==> inputs of wip/willow <==
==> flow/design.v <==
`timescale 1ns / 1ps
module sorting_system(
    input wire clk,              
    input wire rst_n,            
    input wire btn_manual_1,     
    input wire btn_manual_2,     
    input wire sensor_out,
    output wire s0, s1,
    output wire s2, s3,
    output wire led_r, led_g, led_b,
    input wire ir_sensor,        
    output wire servo_pwm_1,     
    output wire servo_pwm_2,     
    output wire led_ir_status    
);
    wire [1:0] detected_color;  
    tcs3200_core_v3 #(
        .SAMPLE_TIME(2500)
    ) color_sensor_inst (
        .clk(clk), .rst_n(rst_n),
        .sensor_out(sensor_out),
        .s0(s0), .s1(s1), .s2(s2), .s3(s3),
        .color_id(detected_color),
        .led_r(led_r), .led_g(led_g), .led_b(led_b)
    );
    reg ir_s1, ir_s2;
    wire ir_edge;
    always @(posedge clk) begin
        if (rst_n) begin
            ir_s1 <= 1'b1;
            ir_s2 <= 1'b1;
        end else begin
            ir_s1 <= ir_sensor;
            ir_s2 <= ir_s1;
        end
    end
    assign ir_edge = (ir_s2 == 1'b1 && ir_s1 == 1'b0);
    assign led_ir_status = ~ir_s2;  
    reg trig_1, trig_2;
    always @(posedge clk) begin
        if (rst_n) begin
            trig_1 <= 0;
            trig_2 <= 0;
        end else begin
            trig_1 <= 0;
            trig_2 <= 0;
            if (ir_edge) begin
                if (detected_color == 2'd1) trig_1 <= 1;
                else if (detected_color == 2'd2) trig_2 <= 1;
            end
        end
    end
    servo_core #(
        .START_DELAY(26250),
        .HOLD_TIME(30000)
    ) servo_1_inst (
        .clk(clk), .rst_n(rst_n),
        .activate(trig_1 | btn_manual_1),
        .pwm_out(servo_pwm_1)
    );
    servo_core #(
        .START_DELAY(50000),
        .HOLD_TIME(30000)
    ) servo_2_inst (
        .clk(clk), .rst_n(rst_n),
        .activate(trig_2 | btn_manual_2),
        .pwm_out(servo_pwm_2)
    );
endmodule
module tcs3200_core_v3(
    input clk, rst_n, sensor_out,
    output wire s0, s1,
    output reg s2, s3,
    output reg [1:0] color_id,
    output reg led_r, led_g, led_b
);
    assign s0 = 1; assign s1 = 1;  
    parameter SAMPLE_TIME = 12500000;  
    localparam RED=0, BLUE=1, GREEN=2;
    reg [1:0] state;
    reg [31:0] timer, counter;
    reg [31:0] r_val, g_val, b_val;
    reg s_in_d, s_in_d2;
    wire s_edge = s_in_d & ~s_in_d2;
    always @(posedge clk) begin
        if (rst_n) begin s_in_d <= 1'b0; s_in_d2 <= 1'b0; end
        else begin s_in_d <= sensor_out; s_in_d2 <= s_in_d; end
    end
    always @(posedge clk) begin
        if (rst_n) begin
            state <= RED; timer <= 0; counter <= 0; s2 <= 0; s3 <= 0;
            r_val <= 0; g_val <= 0; b_val <= 0;
            color_id <= 0; led_r<=0; led_g<=0; led_b<=0;
        end else begin
            if (timer < SAMPLE_TIME) begin
                timer <= timer + 1;
                if (s_edge) counter <= counter + 1;
            end else begin
                timer <= 0; counter <= 0;
                case(state)
                    RED: begin r_val <= counter; state <= BLUE; s2<=0; s3<=1; end
                    BLUE: begin b_val <= counter; state <= GREEN; s2<=1; s3<=1; end
                    GREEN: begin
                        g_val <= counter; state <= RED; s2<=0; s3<=0;
                        if ((r_val + g_val + b_val) > 1000) begin
                            if(r_val > g_val && r_val > b_val) begin
                                color_id <= 1; led_r<=1; led_g<=0; led_b<=0;
                            end else if(g_val > r_val && g_val > b_val) begin
                                color_id <= 2; led_r<=0; led_g<=1; led_b<=0;
                            end else if(b_val > r_val && b_val > g_val) begin
                                color_id <= 3; led_r<=0; led_g<=0; led_b<=1;
                            end
                        end else begin
                             led_r<=0; led_g<=0; led_b<=0;
                        end
                    end
                    default: begin state <= RED; s2<=0; s3<=0; end
                endcase
            end
        end
    end
endmodule
module servo_core #(
    parameter START_DELAY = 0,       
    parameter HOLD_TIME = 125000000  
)(
    input clk, rst_n, activate,
    output reg pwm_out
);
    parameter PWM_TOP = 2500;        
    parameter MIN_PULSE = 62;        
    parameter TARGET_PULSE = 146;    
    parameter STEP = 1;              
    reg [31:0] cnt;
    reg [31:0] duty;
    localparam IDLE=0, WAIT_DELAY=1, MOVE=2, HOLD=3, RETURN=4;
    reg [2:0] state;
    reg [31:0] general_timer;  
    always @(posedge clk) begin
        if (rst_n) begin
            state <= IDLE; duty <= MIN_PULSE; general_timer <= 0;
            cnt <= 0; pwm_out <= 0;
        end else begin
            if (cnt < PWM_TOP) cnt <= cnt + 1; else cnt <= 0;
            pwm_out <= (cnt < duty) ? 1 : 0;
            case(state)
                IDLE: begin
                    duty <= MIN_PULSE;
                    general_timer <= 0;
                    if (activate) begin
                        if (START_DELAY > 0) state <= WAIT_DELAY;
                        else state <= MOVE;
                    end
                end
                WAIT_DELAY: begin
                    if (general_timer < START_DELAY) begin
                        general_timer <= general_timer + 1;
                    end else begin
                        general_timer <= 0;
                        state <= MOVE;
                    end
                end
                MOVE: begin
                    if (duty < TARGET_PULSE) duty <= duty + STEP;
                    else begin
                        duty <= TARGET_PULSE;
                        general_timer <= 0;
                        state <= HOLD;
                    end
                end
                HOLD: begin
                    if (general_timer < HOLD_TIME) general_timer <= general_timer + 1;
                    else state <= RETURN;
                end
                RETURN: begin
                    if (duty > MIN_PULSE) duty <= duty - STEP;
                    else state <= IDLE;
                end
                default: state <= IDLE;
            endcase
        end
    end
endmodule
==> flow/run.sh <==
#!/bin/bash
# the make line also repeats each setting of config.mk as NAME=value (left out here)
make -C /OpenROAD-flow-scripts/flow DESIGN_CONFIG=/design/flow/config.mk WORK_HOME=/design/flow/orfs CLKGATE_MAP_FILE= finish
==> flow/config.mk <==
export PLATFORM = sky130hd
export DESIGN_NAME = sorting_system
export DESIGN_NICKNAME = sorting_system
export VERILOG_FILES = /design/flow/design.v
export SDC_FILE = /design/flow/constraint.sdc
export NUM_CORES = 4
export LEC_CHECK = 0
export ABC_AREA = 0
export CAP_MARGIN = 20
export CORE_ASPECT_RATIO = 0.92
export CORE_MARGIN = 2
export CORE_UTILIZATION = 64
export GPL_TIMING_DRIVEN = 0
export HOLD_SLACK_MARGIN = -0.03
export PLACE_DENSITY_LB_ADDON = 0.3
export SLEW_MARGIN = 20
==> flow/constraint.sdc <==
create_clock -name core_clock -period 3.09 [get_ports {clk}]
set_input_delay 0.6180 -clock core_clock [delete_from_list [all_inputs] [get_ports {clk}]]
set_output_delay 0.6180 -clock core_clock [all_outputs]
set_load 0.01 [all_outputs]
==> inputs of wip/xenon, as changes to wip/willow <==
ABC_AREA = not set   (was 0)
CELL_PAD_IN_SITES_GLOBAL_PLACEMENT = 2   (was not set)
CORE_ASPECT_RATIO = not set   (was 0.92)
CORE_UTILIZATION = 40   (was 64)
CTS_CLUSTER_SIZE = 54   (was not set)
GPL_TIMING_DRIVEN = not set   (was 0)
HOLD_SLACK_MARGIN = not set   (was -0.03)
PLACE_DENSITY_LB_ADDON = not set   (was 0.3)
==> flow/constraint.sdc (replaced) <==
create_clock -name core_clock -period 8.0 [get_ports {clk}]
set_input_delay 1.6000 -clock core_clock [delete_from_list [all_inputs] [get_ports {clk}]]
set_output_delay 1.6000 -clock core_clock [all_outputs]
set_load 0.01 [all_outputs]
==> inputs of wip/amber, as changes to wip/willow <==
ABC_AREA = not set   (was 0)
CELL_PAD_IN_SITES_GLOBAL_PLACEMENT = 0   (was not set)
CORE_ASPECT_RATIO = 0.5   (was 0.92)
CORE_UTILIZATION = 70   (was 64)
GPL_TIMING_DRIVEN = not set   (was 0)
HOLD_SLACK_MARGIN = not set   (was -0.03)
MAX_ROUTING_LAYER = met5   (was not set)
PLACE_DENSITY = 0.81   (was not set)
PLACE_DENSITY_LB_ADDON = not set   (was 0.3)
SETUP_SLACK_MARGIN = 0.88   (was not set)
TNS_END_PERCENT = 5   (was not set)
==> flow/constraint.sdc (replaced) <==
create_clock -name core_clock -period 3.06 [get_ports {clk}]
set_input_delay 0.6120 -clock core_clock [delete_from_list [all_inputs] [get_ports {clk}]]
set_output_delay 0.6120 -clock core_clock [all_outputs]
set_load 0.01 [all_outputs]
==> inputs of wip/ember, as changes to wip/willow <==
ABC_AREA = 1   (was 0)
CELL_PAD_IN_SITES_GLOBAL_PLACEMENT = 0   (was not set)
CORE_ASPECT_RATIO = 0.97   (was 0.92)
CORE_UTILIZATION = 72   (was 64)
GPL_TIMING_DRIVEN = not set   (was 0)
HOLD_SLACK_MARGIN = not set   (was -0.03)
MAX_ROUTING_LAYER = met5   (was not set)
PLACE_DENSITY_LB_ADDON = not set   (was 0.3)
TNS_END_PERCENT = 75   (was not set)
==> flow/constraint.sdc (replaced) <==
create_clock -name core_clock -period 2.94 [get_ports {clk}]
set_input_delay 0.5880 -clock core_clock [delete_from_list [all_inputs] [get_ports {clk}]]
set_output_delay 0.5880 -clock core_clock [all_outputs]
set_load 0.01 [all_outputs]
==> comparison table <==
Status: wip/willow failed layout checks; wip/xenon complete, no violations; wip/amber failed layout checks; wip/ember failed layout checks
Layout check failures: wip/willow setup timing; wip/xenon -; wip/amber setup timing; wip/ember setup timing
Detail-routed via count per cell: wip/willow 6.21; wip/xenon 5.38; wip/amber 7.03; wip/ember 5.98
Final cell count without fillers: wip/willow 3172; wip/xenon 3333; wip/amber 3317; wip/ember 3618
Clock-pin transition on the worst setup and hold timing paths: wip/willow 0.06 ns; wip/xenon 0.06 ns; wip/amber 0.07 ns; wip/ember 0.06 ns
Worst path setup slack after routing: wip/willow -1.31 ns; wip/xenon 3.55 ns; wip/amber -1.08 ns; wip/ember -0.117 ns
Average footprint of a synthesized cell: wip/willow 8.20 µm²; wip/xenon 8.20 µm²; wip/amber 8.20 µm²; wip/ember 7.23 µm²
Number of multi-input combinational cells in the layout: wip/willow 1994; wip/xenon 1994; wip/amber 1994; wip/ember 2183
Multi-input gate share of the layout cell area: wip/willow 0.548; wip/xenon 0.541; wip/amber 0.538; wip/ember 0.513
Count of distinct cell types in the synthesized netlist: wip/willow 86; wip/xenon 86; wip/amber 86; wip/ember 61
Synth Area in Simple Gates: wip/willow 0.217; wip/xenon 0.217; wip/amber 0.217; wip/ember 0.245
Die extent in y: wip/willow 179 µm; wip/xenon 235 µm; wip/amber 127 µm; wip/ember 176 µm
Most Frequent Cell on Critical Path: wip/willow -; wip/xenon sky130_fd_sc_hd__fa_1; wip/amber -; wip/ember sky130_fd_sc_hd__nand2_2
Register area: wip/willow 7620 µm²; wip/xenon 7610 µm²; wip/amber 7690 µm²; wip/ember 7620 µm²
Worst-Margin Slew: wip/willow 0.873 ns; wip/xenon 1.06 ns; wip/amber 0.977 ns; wip/ember 0.995 ns
Static leakage: wip/willow 9.31 nW; wip/xenon 9.15 nW; wip/amber 10.8 nW; wip/ember 11.1 nW
IR drop worst, VDD: wip/willow 0.482 mV; wip/xenon 0.143 mV; wip/amber 0.520 mV; wip/ember 0.677 mV
Largest net degree at the start of global routing: wip/willow 15; wip/xenon 81; wip/amber 49; wip/ember 68
No activity file was given, so power comes from the tool's default toggle rates.
